==> job 7983: inputs <==
Design conv, start of the top module:
module conv (
input [4:0] stride,
input  conv_enable, 
output reg [18:0] address1 , address2, write_address,
output reg end_reach, full_conv_end, dot_sum_end,
input clk,
input reset,
input [9:0] w1 ,h1,w2,h2,
output reg [9:0] width, height
  );
reg [9:0] H1_index_outer , V1_index_outer ;
reg [5:0]	v1_index_inner , h1_index_inner ;
reg dot_sum_start ;
always @ (posedge clk) begin	 
		if (reset) begin
			H1_index_outer = 0;
			V1_index_outer = 0;
			v1_index_inner = 0;
			h1_index_inner = 0;
			address1 = 0;
			address2 = 0;
			write_address = 0;
			end_reach = 0;
			dot_sum_end = 0;
			dot_sum_start = 1;
			full_conv_end = 0;
			width = 0;
			height = 0;
		end
		else if (conv_enable) begin
				if (dot_sum_start) begin
						v1_index_inner = 0;
						h1_index_inner = 0;
						dot_sum_start = 0;
						dot_sum_end =0;
				end	
				if (!full_conv_end) begin
					address1 = address1 + 2'b01;
					h1_index_inner = h1_index_inner + 2'b01 ;
					if (h1_index_inner == w2) begin			 
						v1_index_inner = v1_index_inner + 1;
						h1_index_inner = 6'b0;								
						address1 = (v1_index_inner + V1_index_outer )* w1 + H1_index_outer;
					end	
					if (v1_index_inner == h2) begin			 
						H1_index_outer = H1_index_outer + stride;
						address1 = V1_index_outer * w1 + H1_index_outer ;
						dot_sum_start = 1;
						dot_sum_end =1;
						v1_index_inner = 6'b0;
					end
					if ((H1_index_outer + w2) > w1	) begin		 
						width = H1_index_outer;
						dot_sum_start = 1;
						V1_index_outer = V1_index_outer + stride;
						H1_index_outer = 10'b0000000000;
  ...
export LEC_CHECK = 0
export CAP_MARGIN = 5
export CORE_MARGIN = 2
export CORE_UTILIZATION = 70
export CTS_CLUSTER_DIAMETER = 142
export CTS_CLUSTER_SIZE = 38
export SETUP_SLACK_MARGIN = -0.6
export SLEW_MARGIN = 20
create_clock -name core_clock -period 5.97 [get_ports {clk}]
run.sh (not shown) runs the stock make flow with config.mk's settings and CLKGATE_MAP_FILE=.
==> job 8690 (differences from job 7983) <==
CAP_MARGIN = 20   (was 5)
CORE_UTILIZATION = 40   (was 70)
CTS_CLUSTER_DIAMETER = unset   (was 142)
CTS_CLUSTER_SIZE = unset   (was 38)
SETUP_SLACK_MARGIN = unset   (was -0.6)
==> flow/constraint.sdc (replaced) <==
create_clock -name core_clock -period 10.6 [get_ports {clk}]
set_input_delay 2.1200 -clock core_clock [delete_from_list [all_inputs] [get_ports {clk}]]
set_output_delay 2.1200 -clock core_clock [all_outputs]
set_load 0.01 [all_outputs]
==> job 7030 (differences from job 7983) <==
CAP_MARGIN = 20   (was 5)
CORE_UTILIZATION = 65   (was 70)
CTS_CLUSTER_DIAMETER = unset   (was 142)
CTS_CLUSTER_SIZE = unset   (was 38)
MAX_ROUTING_LAYER = met4   (was unset)
SETUP_SLACK_MARGIN = unset   (was -0.6)
==> flow/constraint.sdc (replaced) <==
create_clock -name core_clock -period 8.8 [get_ports {clk}]
set_input_delay 1.7600 -clock core_clock [delete_from_list [all_inputs] [get_ports {clk}]]
set_output_delay 1.7600 -clock core_clock [all_outputs]
set_load 0.01 [all_outputs]
==> notes <==
- Job 7983 did not get past 5_1_grt. Job 8690 finished with timing, DRC and antenna clean. Job 7030 completed and failed the layout checks on negative setup slack.
- Between job 7983 and job 7030, the lower die size is in job 7983 (gap 7.0%, measured against job 7030).
- Against job 7030, the routed wire length of job 8690 is lower by 6.3%.
- In job 7030 the hold slack is lower than in job 8690, by 0.0016 ns.
- Of job 7030 and job 8690, job 7030 has the higher first-iteration DRC count (gap about 60%, measured against job 8690).
- Between job 8690 and job 7030, the lower final cell count is in job 8690 (gap about 0.8%, measured against job 7030).
- Count of clock-buffer cells in the layout is the same in job 7030 and job 8690.
==> figures <==
metric                                                                  job 7983                  job 8690                   job 7030
Final HPWL DP                                                            67.3 mm                   63.5 mm                    63.6 mm
Seq/total area                                                                 -                     8.01%                      7.17%
Critical path peak fanout                                                      -                        10                          6
Status                                                    stopped before the end            finished clean            failed layout checks
Last stage reached                                                       5_1_grt                         -                          -
Reasons for failing layout checks                                              -                         -       negative setup slack
Final estimated routing congestion in global placement                      1.06                     0.943                       1.01
Initial drt markers                                                            -                      1290                       2053
OpenROAD warning count                                                         -                        28                         33
Launch instance of the worst min-delay path                                    -  address2[5]$_SDFFE_PP0P_  address2[10]$_SDFFE_PP0P_
Crit path max-delay cell type                                                  -     sky130_fd_sc_hd__fa_1    sky130_fd_sc_hd__or4b_4
Horizontal extent of the die                                              190 um                    250 um                     197 um
Count of instances resized after the clock tree is built                     270                         0                        170
Net load switching power                                                       -                   1.76 mW                    2.51 mW
Clock slew at reported path FFs                                                -                   0.08 ns                    0.08 ns

==> indigo <==
==> flow/design.v <==
`timescale 1ns / 1ps
module conv (
input [4:0] stride,
input  conv_enable, 
output reg [18:0] address1 , address2, write_address,
output reg end_reach, full_conv_end, dot_sum_end,
input clk,
input reset,
input [9:0] w1 ,h1,w2,h2,
output reg [9:0] width, height
  );
reg [9:0] H1_index_outer , V1_index_outer ;
reg [5:0]	v1_index_inner , h1_index_inner ;
reg dot_sum_start ;
always @ (posedge clk) begin	 
		if (reset) begin
			H1_index_outer = 0;
			V1_index_outer = 0;
			v1_index_inner = 0;
			h1_index_inner = 0;
			address1 = 0;
			address2 = 0;
			write_address = 0;
			end_reach = 0;
			dot_sum_end = 0;
			dot_sum_start = 1;
			full_conv_end = 0;
			width = 0;
			height = 0;
		end
		else if (conv_enable) begin
				if (dot_sum_start) begin
						v1_index_inner = 0;
						h1_index_inner = 0;
						dot_sum_start = 0;
						dot_sum_end =0;
				end	
				if (!full_conv_end) begin
					address1 = address1 + 2'b01;
					h1_index_inner = h1_index_inner + 2'b01 ;
					if (h1_index_inner == w2) begin			 
						v1_index_inner = v1_index_inner + 1;
						h1_index_inner = 6'b0;								
						address1 = (v1_index_inner + V1_index_outer )* w1 + H1_index_outer;
					end	
					if (v1_index_inner == h2) begin			 
						H1_index_outer = H1_index_outer + stride;
						address1 = V1_index_outer * w1 + H1_index_outer ;
						dot_sum_start = 1;
						dot_sum_end =1;
						v1_index_inner = 6'b0;
					end
					if ((H1_index_outer + w2) > w1	) begin		 
						width = H1_index_outer;
						dot_sum_start = 1;
						V1_index_outer = V1_index_outer + stride;
						H1_index_outer = 10'b0000000000;
						address1 = V1_index_outer * w1;
					end
					if (address1 == h1*w1 ) 		full_conv_end = 1;		 
					if ((address1 + 1) == h1*w1 ) 		height = V1_index_outer + 1;
					address2 = v1_index_inner*w2 + h1_index_inner;
					if (dot_sum_start)	write_address	= write_address + 1;
				end
		end
    end
endmodule 
==> flow/run.sh <==
#!/bin/bash
# the make line also repeats each setting of config.mk as NAME=value (left out here)
make -C /OpenROAD-flow-scripts/flow DESIGN_CONFIG=/design/flow/config.mk WORK_HOME=/design/flow/orfs CLKGATE_MAP_FILE= finish
==> flow/config.mk <==
export PLATFORM = sky130hd
export DESIGN_NAME = conv
export DESIGN_NICKNAME = conv
export VERILOG_FILES = /design/flow/design.v
export SDC_FILE = /design/flow/constraint.sdc
export NUM_CORES = 4
export LEC_CHECK = 0
export ABC_AREA = 1
export CAP_MARGIN = 20
export CORE_ASPECT_RATIO = 0.5
export CORE_MARGIN = 2
export CORE_UTILIZATION = 66
export CTS_CLUSTER_DIAMETER = 252
export CTS_CLUSTER_SIZE = 96
export PLACE_DENSITY = 0.35
export SETUP_SLACK_MARGIN = -0.65
export SLEW_MARGIN = 20
export TNS_END_PERCENT = 5
==> flow/constraint.sdc <==
create_clock -name core_clock -period 6.58 [get_ports {clk}]
set_input_delay 1.3160 -clock core_clock [delete_from_list [all_inputs] [get_ports {clk}]]
set_output_delay 1.3160 -clock core_clock [all_outputs]
set_load 0.01 [all_outputs]
==> inputs of zinc, as changes to indigo <==
==> flow/config.mk (replaced) <==
export PLATFORM = sky130hd
export DESIGN_NAME = conv
export DESIGN_NICKNAME = conv
export VERILOG_FILES = /design/flow/design.v
export SDC_FILE = /design/flow/constraint.sdc
export NUM_CORES = 4
export LEC_CHECK = 0
export CAP_MARGIN = 20
export CORE_MARGIN = 2
export CORE_UTILIZATION = 58
export SLEW_MARGIN = 20
==> flow/constraint.sdc (replaced) <==
create_clock -name core_clock -period 8.79 [get_ports {clk}]
set_input_delay 1.7580 -clock core_clock [delete_from_list [all_inputs] [get_ports {clk}]]
set_output_delay 1.7580 -clock core_clock [all_outputs]
set_load 0.01 [all_outputs]
==> inputs of willow, as changes to indigo <==
==> flow/config.mk (replaced) <==
export PLATFORM = sky130hd
export DESIGN_NAME = conv
export DESIGN_NICKNAME = conv
export VERILOG_FILES = /design/flow/design.v
export SDC_FILE = /design/flow/constraint.sdc
export NUM_CORES = 4
export LEC_CHECK = 0
export CAP_MARGIN = 20
export CORE_ASPECT_RATIO = 0.5
export CORE_MARGIN = 2
export CORE_UTILIZATION = 40
export CTS_CLUSTER_DIAMETER = 388
export CTS_CLUSTER_SIZE = 98
export SLEW_MARGIN = 20
==> flow/constraint.sdc (replaced) <==
create_clock -name core_clock -period 11.0 [get_ports {clk}]
set_input_delay 2.2000 -clock core_clock [delete_from_list [all_inputs] [get_ports {clk}]]
set_output_delay 2.2000 -clock core_clock [all_outputs]
set_load 0.01 [all_outputs]
==> comparison table <==
Vertical die dimension: willow 177.6 um; zinc 207.9 um; indigo 140.7 um
Share of synthesized cell area in and, or, nand and nor gates: willow 20.39%; zinc 20.39%; indigo 22.32%
Area leader share: willow 25.99%; zinc 25.99%; indigo 25.40%
Seq share, synth: willow 9.132%; zinc 9.132%; indigo 8.925%
Met3 routed wirelength: willow 4808 um; zinc 6652 um; indigo 9614 um
Final weighted congestion of routability-driven global placement: willow 0.9410; zinc 0.9771; indigo 1.045
Met3 GRT Util: willow 3.983%; zinc 8.483%; indigo 9.911%
Number of global-route vias before repair: willow 20230; zinc 23750; indigo 26030
Setup_tns: willow 0 ps; zinc -3422 ps; indigo -57670 ps
Power Density: willow 121.8 nW/um^2; zinc 170.2 nW/um^2; indigo 284.0 nW/um^2
Post-detailed-placement half-perimeter wirelength: willow 58990 um; zinc 63500 um; indigo 67220 um
Min-Delay Endpoint: willow address2[4]$_SDFFE_PP0P_; zinc address2[11]$_SDFFE_PP0P_; indigo v1_index_inner[2]$_SDFFE_PP0P_
Combinational Power: willow 0.00249 W; zinc 0.00422 W; indigo 0.00772 W
Total global routing track utilization: willow 23.54%; zinc 36.49%; indigo 43.14%
Outcome: willow no timing/DRC/antenna violations; zinc complete, but fails checks; indigo complete, but fails checks
Reasons for failing layout checks: willow -; zinc setup timing; indigo setup timing
FP Rows: willow 63; zinc 74; indigo 50
Clock network area share: willow 1.138%; zinc 1.031%; indigo 0.9529%
Bufs w/o clock: willow 226; zinc 633; indigo 719
Flop area: willow 2203 um^2; zinc 2208 um^2; indigo 2206 um^2
Fraction of power spent switching nets: willow 52.32%; zinc 46.44%; indigo 50.07%
Fin Hold WS: willow 457.1 ps; zinc 450.2 ps; indigo 468.0 ps
Number of antenna violations at the first check in global routing: willow 0; zinc 3; indigo 1
Share of the synthesized netlist area taken by xor and xnor gates: willow 7.944%; zinc 7.944%; indigo 4.929%
Count of TritonRoute iterations in the first routing pass: willow 6; zinc 5; indigo 9
Type of the worst setup path: willow in2reg; zinc in2reg; indigo reg2reg
Switching power total: willow 0.001724 W; zinc 0.002426 W; indigo 0.004537 W
Starting density of the core: willow 40.57%; zinc 58.92%; indigo 66.51%

==> harbor: inputs <==
// conv: RTL as listed in full above, without the edits since
Settings: LEC_CHECK=0, CAP_MARGIN=0, CELL_PAD_IN_SITES_GLOBAL_PLACEMENT=0, CORE_ASPECT_RATIO=0.73, CORE_MARGIN=2, CORE_UTILIZATION=57, CTS_CLUSTER_DIAMETER=192, CTS_CLUSTER_SIZE=59, SETUP_SLACK_MARGIN=3.23, SLEW_MARGIN=20; clock period 11.4 ns.
==> amber: changes against harbor <==
==> flow/config.mk (replaced) <==
export PLATFORM = sky130hd
export DESIGN_NAME = conv
export DESIGN_NICKNAME = conv
export VERILOG_FILES = /design/flow/design.v
export SDC_FILE = /design/flow/constraint.sdc
export NUM_CORES = 4
export LEC_CHECK = 0
export CAP_MARGIN = 20
export CORE_MARGIN = 2
export CORE_UTILIZATION = 40
export SLEW_MARGIN = 20
==> flow/constraint.sdc (replaced) <==
create_clock -name core_clock -period 5.94 [get_ports {clk}]
set_input_delay 1.1880 -clock core_clock [delete_from_list [all_inputs] [get_ports {clk}]]
set_output_delay 1.1880 -clock core_clock [all_outputs]
set_load 0.01 [all_outputs]
==> quartz: changes against harbor <==
==> flow/config.mk (replaced) <==
export PLATFORM = sky130hd
export DESIGN_NAME = conv
export DESIGN_NICKNAME = conv
export VERILOG_FILES = /design/flow/design.v
export SDC_FILE = /design/flow/constraint.sdc
export NUM_CORES = 4
export LEC_CHECK = 0
export CAP_MARGIN = 0
export CELL_PAD_IN_SITES_DETAIL_PLACEMENT = 1
export CELL_PAD_IN_SITES_GLOBAL_PLACEMENT = 1
export CORE_ASPECT_RATIO = 0.5
export CORE_MARGIN = 2
export CORE_UTILIZATION = 36
export CTS_CLUSTER_DIAMETER = 192
export CTS_CLUSTER_SIZE = 59
export PLACE_DENSITY_LB_ADDON = 0.11
export SLEW_MARGIN = 20
==> flow/constraint.sdc (replaced) <==
create_clock -name core_clock -period 16.8 [get_ports {clk}]
set_input_delay 3.3600 -clock core_clock [delete_from_list [all_inputs] [get_ports {clk}]]
set_output_delay 3.3600 -clock core_clock [all_outputs]
set_load 0.01 [all_outputs]
==> qor summary <==
quantity	quartz	amber	harbor
Result of the run	complete, no violations	failed layout checks	complete, no violations
Layout check failures	-	setup timing	-
Worst relative slew slack	22.6%	49.7%	37.4%
Non-clock buffer area fraction after layout	5.88%	19.3%	11.2%
Total vias in the final route	20200	22300	21700
Die Size	69200 sq um	62300 sq um	44000 sq um
Fraction of standard cell area in multi-input logic	74.3%	64.7%	72.3%
Flip-flop and latch power	0.291 mW	0.818 mW	0.430 mW
Setup Fix Bufs, Post-CTS	0	15	98
OpenROAD warnings	28	31	33
Clock power share	10.5%	8.6%	9.1%
FF-to-FF End	height[0]$_SDFFE_PP0P_	height[7]$_SDFFE_PP0P_	height[1]$_SDFFE_PP0P_
Fraction of area in clock buffers and inverters	1.09%	0.938%	0.950%
Die X	370 um	250 um	245 um
Final-layout worst hold slack	458 ps	461 ps	454 ps
Growth of design area from synthesis to finish	10.2%	32.8%	21.3%
Total routed wire length on the met1 layer	40.5 mm	34.0 mm	33.8 mm
Global-route usage over all layers	23.7%	25.9%	35.1%
Seq/total area	8.28%	6.89%	7.58%
Placeable Area	66600 sq um	60000 sq um	41800 sq um
Count of non-CTS buffers in the layout	168	749	353
Tapcell count	897	782	561
Cts repair resizes	0	74	251
Switching Fraction	55.3%	45.8%	51.8%
Ratio of final minimum period to clock period	81.0%	150%	84.0%
Min-Delay Startpoint	address2[0]$_SDFFE_PP0P_	address2[4]$_SDFFE_PP0P_	address2[5]$_SDFFE_PP0P_
Crit path launch type	primary input	register	primary input

==> run Y <==
// conv: RTL as listed in full above, without the edits since
==> flow/config.mk <==
export PLATFORM = sky130hd
export DESIGN_NAME = conv
export DESIGN_NICKNAME = conv
export VERILOG_FILES = /design/flow/design.v
export SDC_FILE = /design/flow/constraint.sdc
export NUM_CORES = 4
export LEC_CHECK = 0
export CAP_MARGIN = 0
export CELL_PAD_IN_SITES_GLOBAL_PLACEMENT = 0
export CORE_ASPECT_RATIO = 1.04
export CORE_MARGIN = 2
export CORE_UTILIZATION = 72
export CTS_CLUSTER_DIAMETER = 25
export CTS_CLUSTER_SIZE = 59
export MAX_ROUTING_LAYER = met4
export PLACE_DENSITY = 0.65
export SLEW_MARGIN = 20
==> flow/constraint.sdc <==
create_clock -name core_clock -period 9.06 [get_ports {clk}]
set_input_delay 1.8120 -clock core_clock [delete_from_list [all_inputs] [get_ports {clk}]]
set_output_delay 1.8120 -clock core_clock [all_outputs]
set_load 0.01 [all_outputs]
==> inputs of run X, as changes to run Y <==
ABC_AREA = 1   (was default)
CAP_MARGIN = 20   (was 0)
CELL_PAD_IN_SITES_GLOBAL_PLACEMENT = default   (was 0)
CORE_ASPECT_RATIO = default   (was 1.04)
CTS_CLUSTER_DIAMETER = 211   (was 25)
CTS_CLUSTER_SIZE = 100   (was 59)
MAX_ROUTING_LAYER = default   (was met4)
PLACE_DENSITY = default   (was 0.65)
==> flow/constraint.sdc (replaced) <==
create_clock -name core_clock -period 8.4 [get_ports {clk}]
set_input_delay 1.6800 -clock core_clock [delete_from_list [all_inputs] [get_ports {clk}]]
set_output_delay 1.6800 -clock core_clock [all_outputs]
set_load 0.01 [all_outputs]
==> inputs of run H, as changes to run Y <==
CORE_ASPECT_RATIO = 0.73   (was 1.04)
CORE_UTILIZATION = 68   (was 72)
CTS_CLUSTER_DIAMETER = 192   (was 25)
CTS_CLUSTER_SIZE = 33   (was 59)
MAX_ROUTING_LAYER = default   (was met4)
PLACE_DENSITY = default   (was 0.65)
SETUP_SLACK_MARGIN = -0.76   (was default)
==> flow/constraint.sdc (replaced) <==
create_clock -name core_clock -period 11.4 [get_ports {clk}]
set_input_delay 2.2800 -clock core_clock [delete_from_list [all_inputs] [get_ports {clk}]]
set_output_delay 2.2800 -clock core_clock [all_outputs]
set_load 0.01 [all_outputs]
==> results <==
- Run H completed, yet does not pass: setup timing. Run X finished with setup timing left. Run Y never finished: it broke off in global routing (5_1_grt).
- Die area, lowest first: run Y, run X, run H.
- Between run X and run H, the lower setup slack is in run X (gap 1.0 ns).
- Of run X and run H, run H has the higher register-to-register slack (gap 1.3 ns).
- Via count: run H is smaller than run X (about 26%).
- Clock power: run H is lower than run X (16%).
- Sequential power: run X is larger than run H (about 40%).
- Of run H and run X, run X has the higher cell area (gap about 15%, measured against run X).
- Between run H and run X, the lower cell count is in run H (gap 22%, measured against run X).
- Critical path depth: run H is lower than run X (5).
- Of run X and run H, run H has the higher sequential share of layout area (gap 1.3 points).
==> figures <==
quantity	run Y	run H	run X
Run status	aborted with a tool error	failed layout checks	failed layout checks
Stage where the flow stopped	global routing (5_1_grt)	-	-
Violated checks	-	setup timing	setup timing
Worst hold path class	-	reg -> reg	reg -> reg
Switching part of the total power	-	52.42%	53.88%
Proportion of power drawn by combinational gates	-	75.0%	86.2%
Pre-CTS setup slack	-1.136 ns	-0.01832 ns	-1.073 ns
Max Fanout on Critical Path	-	29	7
Actual slew at the worst max-slew pin	-	1.028 ns	1.018 ns
WL met3	-	8590 microns	16190 microns
Power density normalized to cell area	-	123.1 mW/mm^2	246.6 mW/mm^2
Layout inverter count without the clock tree	-	437	843
Worst slew margin relative to its limit	-	30.98%	32.07%
Static Leak	-	12.67 nW	17.50 nW
Register share of total power	-	13.3%	7.9%
Yosys simple share	20.39%	20.39%	22.32%
Share of final layout cell area taken by non-clock buffers	-	6.601%	15.48%
Routed wire length per instance	-	20.59 microns	23.25 microns
Post-route setup TNS	-	-0.3539 ns	-12.44 ns
Hold Worst Slack	-	0.4556 ns	0.4811 ns
Number of sequential storage elements	-	110	110
Synth top area share	25.99%	25.99%	25.40%
Seq area share	-	8.394%	7.113%
Wirelength, routed	-	71440 microns	103500 microns
Power figures rest on the tool's default switching activity, not on a simulated workload.
